// shuzizhong
module shuzizhong(
    input wire clk1,         
    input wire reset,        
    input wire ah1,          
    input wire am1,          
    input wire alarm1,       
    input wire en,           
    input wire naozhong,     
    output wire [0:6] shi,       
    output wire [0:6] ge,        
    output wire [0:6] min_shi,   
    output wire [0:6] min_ge,    
    output wire [0:6] sec_shi,   
    output wire [0:6] sec_ge,    
    output wire daodian,     
    output wire audio        
);
Size in the first run: roughly 1800 cells after synthesis, ~160 flip-flops, about 51 I/O pins.
==> flow/config.mk <==
export PLATFORM = sky130hd
export DESIGN_NAME = shuzizhong
export DESIGN_NICKNAME = shuzizhong
export VERILOG_FILES = /design/flow/design.v
export SDC_FILE = /design/flow/constraint.sdc
export NUM_CORES = 4
export LEC_CHECK = 0
export CAP_MARGIN = 10
export CELL_PAD_IN_SITES_DETAIL_PLACEMENT = 1
export CELL_PAD_IN_SITES_GLOBAL_PLACEMENT = 3
export CORE_ASPECT_RATIO = 0.67
export CORE_MARGIN = 2
export CORE_UTILIZATION = 17
export GPL_ROUTABILITY_DRIVEN = 0
export GPL_TIMING_DRIVEN = 1
export MIN_ROUTING_LAYER = met1
export SLEW_MARGIN = 20
export TNS_END_PERCENT = 5
==> flow/constraint.sdc <==
create_clock -name core_clock -period 12.0 [get_ports {clk1}]
set_input_delay 2.4000 -clock core_clock [delete_from_list [all_inputs] [get_ports {clk1}]]
set_output_delay 2.4000 -clock core_clock [all_outputs]
set_load 0.01 [all_outputs]
run.sh (not shown) runs the stock make flow with config.mk's settings and CLKGATE_MAP_FILE=.
The starting point ran to the end with violations: setup timing.
Change:
Settings changed: ABC_AREA from default to 1, CAP_MARGIN 10 to 20, CELL_PAD_IN_SITES_DETAIL_PLACEMENT 1 to default, CELL_PAD_IN_SITES_GLOBAL_PLACEMENT 3 to default, CORE_ASPECT_RATIO 0.67 to default, CORE_UTILIZATION 17 to 65, GPL_ROUTABILITY_DRIVEN 0 to default, GPL_TIMING_DRIVEN 1 to default, MIN_ROUTING_LAYER met1 to default, TNS_END_PERCENT 5 to default.
Clock period 12.0 ns to 12.3 ns, I/O delays scaled along.
What happened: The new run passed the timing, DRC and antenna checks. Die size drops by 72%. Final cell count drops by 19%. Wire length drops by 28%. Register-to-register slack improved by 2.8 ns. Total power climbs by 36%. Non-clock buffer count drops by 297. Area after synthesis climbs by 3.1%. Global-route usage climbs by 18 points. Hold slack got worse by 0.022 ns. Core utilization climbs by 52 points.
Change:
Settings changed: CORE_UTILIZATION 65 to 68, CTS_CLUSTER_DIAMETER from default to 201.
Clock period 12.3 ns to 13.2 ns, I/O delays scaled along.
The changed run completed with no timing, DRC or antenna violations.
Die area is lower by about 4.3%.
Synthesized area stays the same.
Setup slack gains 0.37 ns.
Non-clock buffer count is lower by 51.
Core utilization is lower by 0.39 points.
Count of clock-buffer cells in the layout is higher by 4.
Cell area is lower by 4.3%.
Clock skew is lower by 0.0061 ns.
Via count is lower by 2.4%.
Final cell count is lower by about 3%.
Total power is lower by 5.3%.
Change:
Settings changed: ABC_AREA 1 to default, CORE_UTILIZATION 68 to 60, CTS_CLUSTER_DIAMETER 201 to default.
Result:
- Now the flow produced a layout that fails on setup timing
- power came out lower by 29%
- non-clock buffer count came out higher by 217
- combinational power came out lower by 92%
Change:
Settings changed: ABC_AREA from default to 1, CORE_UTILIZATION 60 to 62, CTS_CLUSTER_SIZE from default to 95.
Clock period 13.2 ns to 11.2 ns, I/O delays scaled along.
Effect: The new run finished but failed the layout checks on setup timing; die area stays flat; routed wire length goes up by 2.3%; setup slack gains 0.43 ns; total power climbs by 68%; hold slack is worse by 0.020 ns; non-clock buffer count came out lower by 112; synthesized area rose by about 3%.
Change:
Settings changed: CORE_UTILIZATION 62 to 70, CTS_CLUSTER_SIZE 95 to default.
Clock period 11.2 ns to 13.8 ns, I/O delays scaled along.
The changed run finished with timing, DRC and antenna clean; count of clock-buffer cells in the layout is lower by 1; via count is lower by about 4.3%; power is lower by about 20%.


Setup of run A:
Starting RTL as in the previous note.
clock: 14.2 ns
lec_check: 0
cap_margin: 10
cell_pad_in_sites_detail_placement: 2
core_margin: 7
core_utilization: 72
cts_cluster_diameter: 118
cts_cluster_size: 20
gpl_routability_driven: 0
gpl_timing_driven: 1
hold_slack_margin: 0.16
max_routing_layer: met5
min_routing_layer: met1
place_density: 0.37
slew_margin: 20
Seen in the log of run A: DPL-0033 during detailed placement, after which the run never completed.
The following lists how run B was set up differently from run A:
- clearing PLACE_DENSITY, which used to be 0.37
- clearing GPL_TIMING_DRIVEN, which used to be 1
- swapping 10 for 20 in CAP_MARGIN
- clearing MIN_ROUTING_LAYER, which used to be met1
- clearing CELL_PAD_IN_SITES_DETAIL_PLACEMENT, which used to be 2
- clearing CTS_CLUSTER_DIAMETER, which used to be 118
- swapping 72 for 40 in CORE_UTILIZATION
- clearing GPL_ROUTABILITY_DRIVEN, which used to be 0
- clearing CTS_CLUSTER_SIZE, which used to be 20
- clearing HOLD_SLACK_MARGIN, which used to be 0.16
- swapping 7 for 2 in CORE_MARGIN
- clearing MAX_ROUTING_LAYER, which used to be met5
- swapping 14.2 for 25.0 in the clock period (ns, I/O delays scaled along)
==> comparison <==
- Compared to run A, run B has effective utilization at floorplan 33 points lower.
- When run B is set beside run A, its vertical die dimension turns out to be 25% larger.
- Taking run A as the reference point, the area of the die of run B rises by about 56%.
- Run B: no failed stages, no open violations at the end
- Run B -> run A: share of synthesized area occupied by flip-flops and latches delta 0, exact match
- For chip area line of the yosys report, run A and run B come out practically identical.
The following lists how run C was set up differently from run B:
- GPL_TIMING_DRIVEN: unset -> 0
- CELL_PAD_IN_SITES_GLOBAL_PLACEMENT: unset -> 2
- CORE_ASPECT_RATIO: unset -> 0.52
- MIN_ROUTING_LAYER: unset -> met1
- CAP_MARGIN: 20 -> 10
- CORE_UTILIZATION: 40 -> 17
Notes after the runs:
No stage failed in run C, and the final checks on the layout all came back clean.
Run B ended with every stage complete and zero timing, DRC or antenna violations.
Against run B, run C comes in 0.26 um lower on routed wirelength normalized by instance count.
Compared with run B, in run C global routing met1 resource utilization decreased by 7.0 points relative to the old numbers; depth of the worst hold-timing path closely matched the old numbers; non-clock buffer count increased by about 80% relative to the old numbers; clock network power share increased by 1.6 points relative to the old numbers; core footprint increased by 140% relative to the old numbers.
Compared with run B, in run C worst setup slack dropped 2.50 ns; area occupied by registers barely changed.
Run C vs. run B: final clock period utilization by the worst path moved up; switching share of total power moved down.
Relative to run C, the following input files were edited for run D:
- an added ABC_AREA of 0
- a change of CORE_UTILIZATION from 17 to 40
- a deleted GPL_TIMING_DRIVEN that had been 0
- an added CTS_CLUSTER_SIZE of 18
- an added CELL_PAD_IN_SITES_DETAIL_PLACEMENT of 1
- an added TNS_END_PERCENT of 40
- a deleted CELL_PAD_IN_SITES_GLOBAL_PLACEMENT that had been 2
- an added HOLD_SLACK_MARGIN of 0.12
- a change of MIN_ROUTING_LAYER from met1 to met2
- an added GPL_ROUTABILITY_DRIVEN of 0
- a change of CORE_MARGIN from 2 to 9
- a change of SLEW_MARGIN from 20 to 5
- a deleted CORE_ASPECT_RATIO that had been 0.52
- an added SETUP_SLACK_MARGIN of 1.64
==> comparison <==
[run D] global-route usage rose 19 points relative to run C. Diff run C -> run D: period utilization fell 6.1 points, yosys cell count closely matched the old numbers, die area has decreased, H-tree depth reported by CTS did not really move. Diff run C -> run D | setup slack | increase of 1.52 ns. Of the two values seen for critical path's slowest cell, o31ai_1 was produced by run C and o21ai_0 by run D. The run with more routed wire is run C, not run D. Going from run C to run D, non-clock buffer contribution to total cell area shrinks by 0.87 points.
Power and IR drop assume default switching activity.
